==> inputs of v32 <==
==> flow/design.v (excerpt) <==
module MACRegister(
    input clk,
    input rst,
    input [1:0] opcode,
    input [15:0] a,
    input [15:0] b,
    output [31:0] dataOut
    );
Settings: LEC_CHECK=0, ABC_AREA=1, CAP_MARGIN=20, CORE_MARGIN=2, CORE_UTILIZATION=43, CTS_CLUSTER_DIAMETER=343, CTS_CLUSTER_SIZE=100, HOLD_SLACK_MARGIN=-0.09, SLEW_MARGIN=0, TNS_END_PERCENT=15; clock period 19.0 ns.
run.sh (not shown) runs the stock make flow with config.mk's settings and CLKGATE_MAP_FILE=.
==> v26 (differences from v32) <==
==> flow/config.mk (replaced) <==
export PLATFORM = sky130hd
export DESIGN_NAME = MACRegister
export DESIGN_NICKNAME = MACRegister
export VERILOG_FILES = /design/flow/design.v
export SDC_FILE = /design/flow/constraint.sdc
export NUM_CORES = 4
export LEC_CHECK = 0
export CAP_MARGIN = 20
export CORE_MARGIN = 2
export CORE_UTILIZATION = 68
export SETUP_SLACK_MARGIN = -0.49
export SLEW_MARGIN = 20
==> flow/constraint.sdc (replaced) <==
create_clock -name core_clock -period 15.3 [get_ports {clk}]
set_input_delay 3.0600 -clock core_clock [delete_from_list [all_inputs] [get_ports {clk}]]
set_output_delay 3.0600 -clock core_clock [all_outputs]
set_load 0.01 [all_outputs]
==> results <==
                                                                                   v26                    v32
Run status                                                             failed layout checks  no timing/DRC/antenna violations
Layout check failures                                             negative setup slack                      -
Met3 GRT Util                                                                    3.96%                  1.76%
Cell type of the slowest stage on the worst timing path          sky130_fd_sc_hd__fa_2  sky130_fd_sc_hd__fa_1
Initial antenna violation count                                                      2                      0
Filler cells                                                                       894                  2,175
Number of standard cells in the layout, taps in and fillers out                  1,143                  1,446
Antenna diodes                                                                       1                      0
Post-Route WL                                                                  17.1 mm                17.7 mm
Share of the cycle needed by the critical path after routing                      108%                  96.9%
Global-route total usage across every layer                                      27.3%                  16.8%
Cell count after synthesis                                                         934                  1,165
Number of warnings in the stage logs                                                31                     26
Required @ worst endpoint                                                     15.45 ns               19.15 ns
Count of plain and timing-repair buffers                                           107                    105
Post-CTS repair timing setup buffer count                                            3                      0
Met2 Resource Use GR                                                             55.0%                  32.5%
Area share of the largest cell type after synthesis                              55.4%                  53.0%
Non-clock inverters                                                                161                    359


==> v37 <==
==> flow/design.v <==
`timescale 1ns / 1ps
module HalfAdder(
    input a,  
    input b,  
    output f,  
    output carryOut  
    );
    xor(f, a, b);
    and(carryOut, a, b);
endmodule
`timescale 1ns / 1ps
module FullAdder(
    input a,
    input b,
    input carryIn,
    output sum,
    output carryOut
    );
    wire ha1Sum, ha1CarryOut, ha2CarryOut;
    HalfAdder halfAdder1(a, b, ha1Sum, ha1CarryOut);
    HalfAdder halfAdder2(ha1Sum, carryIn, sum, ha2CarryOut);
    or(carryOut, ha1CarryOut, ha2CarryOut);
endmodule
`timescale 1ns / 1ps
module MultiAnd16(
    input [15:0] a,
    input b,
    output [15:0] c
    );
    and(c[0], a[0], b);
    and(c[1], a[1], b);
    and(c[2], a[2], b);
    and(c[3], a[3], b);
    and(c[4], a[4], b);
    and(c[5], a[5], b);
    and(c[6], a[6], b);
    and(c[7], a[7], b);
    and(c[8], a[8], b);
    and(c[9], a[9], b);
    and(c[10], a[10], b);
    and(c[11], a[11], b);
    and(c[12], a[12], b);
    and(c[13], a[13], b);
    and(c[14], a[14], b);
    and(c[15], a[15], b);
endmodule
`timescale 1ns / 1ps
module MultiAdd15(
    input [14:0] a,
    input [14:0] b,
    input [14:0] carryIn,
    output [14:0] sum,
    output [14:0] carryOut
    );
    FullAdder fa0(a[0], b[0], carryIn[0], sum[0], carryOut[0]);  
    FullAdder fa1(a[1], b[1], carryIn[1], sum[1], carryOut[1]);
    FullAdder fa2(a[2], b[2], carryIn[2], sum[2], carryOut[2]);
    FullAdder fa3(a[3], b[3], carryIn[3], sum[3], carryOut[3]);
    FullAdder fa4(a[4], b[4], carryIn[4], sum[4], carryOut[4]);
    FullAdder fa5(a[5], b[5], carryIn[5], sum[5], carryOut[5]);
    FullAdder fa6(a[6], b[6], carryIn[6], sum[6], carryOut[6]);
    FullAdder fa7(a[7], b[7], carryIn[7], sum[7], carryOut[7]);
    FullAdder fa8(a[8], b[8], carryIn[8], sum[8], carryOut[8]);
    FullAdder fa9(a[9], b[9], carryIn[9], sum[9], carryOut[9]);
    FullAdder fa10(a[10], b[10], carryIn[10], sum[10], carryOut[10]);
    FullAdder fa11(a[11], b[11], carryIn[11], sum[11], carryOut[11]);
    FullAdder fa12(a[12], b[12], carryIn[12], sum[12], carryOut[12]);
    FullAdder fa13(a[13], b[13], carryIn[13], sum[13], carryOut[13]);
    FullAdder fa14(a[14], b[14], carryIn[14], sum[14], carryOut[14]);
endmodule
`timescale 1ns / 1ps
module ArrayMultiplier(
    input [15:0] a,
    input [15:0] b,
    output [31:0] f
    );
    wire [15:0] tmpAnd [0:15];
    wire [14:0] tmpSum [0:14];
    wire [14:0] tmpCarry [0:15];
    MultiAnd16 and0(a, b[0], tmpAnd[0]);
    MultiAnd16 and1(a, b[1], tmpAnd[1]);
    MultiAnd16 and2(a, b[2], tmpAnd[2]);
    MultiAnd16 and3(a, b[3], tmpAnd[3]);
    MultiAnd16 and4(a, b[4], tmpAnd[4]);
    MultiAnd16 and5(a, b[5], tmpAnd[5]);
    MultiAnd16 and6(a, b[6], tmpAnd[6]);
    MultiAnd16 and7(a, b[7], tmpAnd[7]);
    MultiAnd16 and8(a, b[8], tmpAnd[8]);
    MultiAnd16 and9(a, b[9], tmpAnd[9]);
    MultiAnd16 and10(a, b[10], tmpAnd[10]);
    MultiAnd16 and11(a, b[11], tmpAnd[11]);
    MultiAnd16 and12(a, b[12], tmpAnd[12]);
    MultiAnd16 and13(a, b[13], tmpAnd[13]);
    MultiAnd16 and14(a, b[14], tmpAnd[14]);
    MultiAnd16 and15(a, b[15], tmpAnd[15]);
    MultiAdd15 add0(tmpAnd[0][15:1], tmpAnd[1][14:0], 15'd0, tmpSum[0], tmpCarry[0]);
    MultiAdd15 add1({tmpAnd[1][15], tmpSum[0][14:1]}, tmpAnd[2][14:0], tmpCarry[0], tmpSum[1], tmpCarry[1]);
    MultiAdd15 add2({tmpAnd[2][15], tmpSum[1][14:1]}, tmpAnd[3][14:0], tmpCarry[1], tmpSum[2], tmpCarry[2]);
    MultiAdd15 add3({tmpAnd[3][15], tmpSum[2][14:1]}, tmpAnd[4][14:0], tmpCarry[2], tmpSum[3], tmpCarry[3]);
    MultiAdd15 add4({tmpAnd[4][15], tmpSum[3][14:1]}, tmpAnd[5][14:0], tmpCarry[3], tmpSum[4], tmpCarry[4]);
    MultiAdd15 add5({tmpAnd[5][15], tmpSum[4][14:1]}, tmpAnd[6][14:0], tmpCarry[4], tmpSum[5], tmpCarry[5]);
    MultiAdd15 add6({tmpAnd[6][15], tmpSum[5][14:1]}, tmpAnd[7][14:0], tmpCarry[5], tmpSum[6], tmpCarry[6]);
    MultiAdd15 add7({tmpAnd[7][15], tmpSum[6][14:1]}, tmpAnd[8][14:0], tmpCarry[6], tmpSum[7], tmpCarry[7]);
    MultiAdd15 add8({tmpAnd[8][15], tmpSum[7][14:1]}, tmpAnd[9][14:0], tmpCarry[7], tmpSum[8], tmpCarry[8]);
    MultiAdd15 add9({tmpAnd[9][15], tmpSum[8][14:1]}, tmpAnd[10][14:0], tmpCarry[8], tmpSum[9], tmpCarry[9]);
    MultiAdd15 add10({tmpAnd[10][15], tmpSum[9][14:1]}, tmpAnd[11][14:0], tmpCarry[9], tmpSum[10], tmpCarry[10]);
    MultiAdd15 add11({tmpAnd[11][15], tmpSum[10][14:1]}, tmpAnd[12][14:0], tmpCarry[10], tmpSum[11], tmpCarry[11]);
    MultiAdd15 add12({tmpAnd[12][15], tmpSum[11][14:1]}, tmpAnd[13][14:0], tmpCarry[11], tmpSum[12], tmpCarry[12]);
    MultiAdd15 add13({tmpAnd[13][15], tmpSum[12][14:1]}, tmpAnd[14][14:0], tmpCarry[12], tmpSum[13], tmpCarry[13]);
    MultiAdd15 add14({tmpAnd[14][15], tmpSum[13][14:1]}, tmpAnd[15][14:0], tmpCarry[13], tmpSum[14], tmpCarry[14]);
    FullAdder add15(tmpSum[14][1], tmpCarry[14][0], 1'b0, f[16], tmpCarry[15][0]);
    FullAdder add16(tmpSum[14][2], tmpCarry[14][1], tmpCarry[15][0], f[17], tmpCarry[15][1]);
    FullAdder add17(tmpSum[14][3], tmpCarry[14][2], tmpCarry[15][1], f[18], tmpCarry[15][2]);
    FullAdder add18(tmpSum[14][4], tmpCarry[14][3], tmpCarry[15][2], f[19], tmpCarry[15][3]);
    FullAdder add19(tmpSum[14][5], tmpCarry[14][4], tmpCarry[15][3], f[20], tmpCarry[15][4]);
    FullAdder add20(tmpSum[14][6], tmpCarry[14][5], tmpCarry[15][4], f[21], tmpCarry[15][5]);
    FullAdder add21(tmpSum[14][7], tmpCarry[14][6], tmpCarry[15][5], f[22], tmpCarry[15][6]);
    FullAdder add22(tmpSum[14][8], tmpCarry[14][7], tmpCarry[15][6], f[23], tmpCarry[15][7]);
    FullAdder add23(tmpSum[14][9], tmpCarry[14][8], tmpCarry[15][7], f[24], tmpCarry[15][8]);
    FullAdder add24(tmpSum[14][10], tmpCarry[14][9], tmpCarry[15][8], f[25], tmpCarry[15][9]);
    FullAdder add25(tmpSum[14][11], tmpCarry[14][10], tmpCarry[15][9], f[26], tmpCarry[15][10]);
    FullAdder add26(tmpSum[14][12], tmpCarry[14][11], tmpCarry[15][10], f[27], tmpCarry[15][11]);
    FullAdder add27(tmpSum[14][13], tmpCarry[14][12], tmpCarry[15][11], f[28], tmpCarry[15][12]);
    FullAdder add28(tmpSum[14][14], tmpCarry[14][13], tmpCarry[15][12], f[29], tmpCarry[15][13]);
    FullAdder add29(tmpAnd[15][15], tmpCarry[14][14], tmpCarry[15][13], f[30], f[31]);
    assign f[0] = tmpAnd[0][0];
    assign f[1] = tmpSum[0][0];
    assign f[2] = tmpSum[1][0];
    assign f[3] = tmpSum[2][0];
    assign f[4] = tmpSum[3][0];
    assign f[5] = tmpSum[4][0];
    assign f[6] = tmpSum[5][0];
    assign f[7] = tmpSum[6][0];
    assign f[8] = tmpSum[7][0];
    assign f[9] = tmpSum[8][0];
    assign f[10] = tmpSum[9][0];
    assign f[11] = tmpSum[10][0];
    assign f[12] = tmpSum[11][0];
    assign f[13] = tmpSum[12][0];
    assign f[14] = tmpSum[13][0];
    assign f[15] = tmpSum[14][0];
endmodule
`timescale 1ns / 1ps
module RippleAdder8(
    input [7:0] a,
    input [7:0] b,
    input carryIn,
    output [7:0] sum,
    output carryOut
    );
    wire tmpCarry [0:6];
    FullAdder fa0(a[0], b[0], carryIn, sum[0], tmpCarry[0]);  
    FullAdder fa1(a[1], b[1], tmpCarry[0], sum[1], tmpCarry[1]);
    FullAdder fa2(a[2], b[2], tmpCarry[1], sum[2], tmpCarry[2]);
    FullAdder fa3(a[3], b[3], tmpCarry[2], sum[3], tmpCarry[3]);
    FullAdder fa4(a[4], b[4], tmpCarry[3], sum[4], tmpCarry[4]);
    FullAdder fa5(a[5], b[5], tmpCarry[4], sum[5], tmpCarry[5]);
    FullAdder fa6(a[6], b[6], tmpCarry[5], sum[6], tmpCarry[6]);
    FullAdder fa7(a[7], b[7], tmpCarry[6], sum[7], carryOut);  
endmodule
`timescale 1ns / 1ps
module Adder32(
    input [31:0] a,
    input [31:0] b,
    output [31:0] sum,
    output carryOut
    );
    wire tmpCarry [0:2];
    RippleAdder8 add0(a[7:0], b[7:0], 1'b0, sum[7:0], tmpCarry[0]);
    RippleAdder8 add1(a[15:8], b[15:8], tmpCarry[0], sum[15:8], tmpCarry[1]);
    RippleAdder8 add2(a[23:16], b[23:16], tmpCarry[1], sum[23:16], tmpCarry[2]);
    RippleAdder8 add3(a[31:24], b[31:24], tmpCarry[2], sum[31:24], carryOut);
endmodule
`timescale 1ns / 1ps
module MACRegister(
    input clk,
    input rst,
    input [1:0] opcode,
    input [15:0] a,
    input [15:0] b,
    output [31:0] dataOut
    );
    reg [31:0] register;
    assign dataOut = register;
    wire [31:0] product;
    wire [31:0] sum;
    ArrayMultiplier multiplier(a, b, product);
    Adder32 adder(register, product, sum);
    always @ (posedge clk) begin
        if (rst)
            register <= 32'd0;
        else case (opcode)
            2'd1:  
                register <= {a, b};
            2'd2:  
                register <= sum;
        endcase
    end
endmodule
==> flow/run.sh <==
#!/bin/bash
# the make line also repeats each setting of config.mk as NAME=value (left out here)
make -C /OpenROAD-flow-scripts/flow DESIGN_CONFIG=/design/flow/config.mk WORK_HOME=/design/flow/orfs CLKGATE_MAP_FILE= finish
==> flow/config.mk <==
export PLATFORM = sky130hd
export DESIGN_NAME = MACRegister
export DESIGN_NICKNAME = MACRegister
export VERILOG_FILES = /design/flow/design.v
export SDC_FILE = /design/flow/constraint.sdc
export NUM_CORES = 4
export LEC_CHECK = 0
export CAP_MARGIN = 35
export CELL_PAD_IN_SITES_GLOBAL_PLACEMENT = 0
export CORE_ASPECT_RATIO = 1.38
export CORE_MARGIN = 2
export CORE_UTILIZATION = 72
export CTS_CLUSTER_DIAMETER = 225
export CTS_CLUSTER_SIZE = 88
export SETUP_SLACK_MARGIN = -0.96
export SLEW_MARGIN = 35
export TNS_END_PERCENT = 75
==> flow/constraint.sdc <==
create_clock -name core_clock -period 13.8 [get_ports {clk}]
set_input_delay 2.7600 -clock core_clock [delete_from_list [all_inputs] [get_ports {clk}]]
set_output_delay 2.7600 -clock core_clock [all_outputs]
set_load 0.01 [all_outputs]
==> inputs of v15, as changes to v37 <==
==> flow/config.mk (replaced) <==
export PLATFORM = sky130hd
export DESIGN_NAME = MACRegister
export DESIGN_NICKNAME = MACRegister
export VERILOG_FILES = /design/flow/design.v
export SDC_FILE = /design/flow/constraint.sdc
export NUM_CORES = 4
export LEC_CHECK = 0
export CAP_MARGIN = 20
export CORE_MARGIN = 2
export CORE_UTILIZATION = 72
export PLACE_DENSITY = 0.67
export SLEW_MARGIN = 20
==> flow/constraint.sdc (replaced) <==
create_clock -name core_clock -period 15.1 [get_ports {clk}]
set_input_delay 3.0200 -clock core_clock [delete_from_list [all_inputs] [get_ports {clk}]]
set_output_delay 3.0200 -clock core_clock [all_outputs]
set_load 0.01 [all_outputs]
==> inputs of v6, as changes to v37 <==
==> flow/config.mk (replaced) <==
export PLATFORM = sky130hd
export DESIGN_NAME = MACRegister
export DESIGN_NICKNAME = MACRegister
export VERILOG_FILES = /design/flow/design.v
export SDC_FILE = /design/flow/constraint.sdc
export NUM_CORES = 4
export LEC_CHECK = 0
export CAP_MARGIN = 20
export CORE_MARGIN = 2
export CORE_UTILIZATION = 69
export SETUP_SLACK_MARGIN = 1.0
export SLEW_MARGIN = 20
==> flow/constraint.sdc (replaced) <==
create_clock -name core_clock -period 11.4 [get_ports {clk}]
set_input_delay 2.2800 -clock core_clock [delete_from_list [all_inputs] [get_ports {clk}]]
set_output_delay 2.2800 -clock core_clock [all_outputs]
set_load 0.01 [all_outputs]
==> out/results.ini <==
[status]
status=failed layout checks
so_faults=negative setup slack

[sta]
setup_slack_ns=-2.560
finalClockSkew_ns=0.006446
tns_ns=-13.13
setup_viol=9

[worst_setup_path]
crit_fanout=5

[finish]
synthToLayoutAreaGrowth_pct=13.08

the above is filed under v37

==> out/results.ini <==
[finish]
synthToLayoutAreaGrowth_pct=15.57

[status]
so_faults=negative setup slack
status=failed layout checks

[clocking]
clkTransAtPathRegs_ns=0.06

[sta]
setup_viol=6
tns_ns=-5.708
setup_slack_ns=-1.530
finalClockSkew_ns=0.003819

[worst_setup_path]
crit_fanout=5

the above is filed under v15

==> out/results.ini <==
[sta]
tns_ns=-33.69
setup_slack_ns=-4.338
setup_viol=14

[status]
status=failed layout checks
so_faults=negative setup slack

[worst_setup_path]
crit_fanout=7

the above is filed under v6

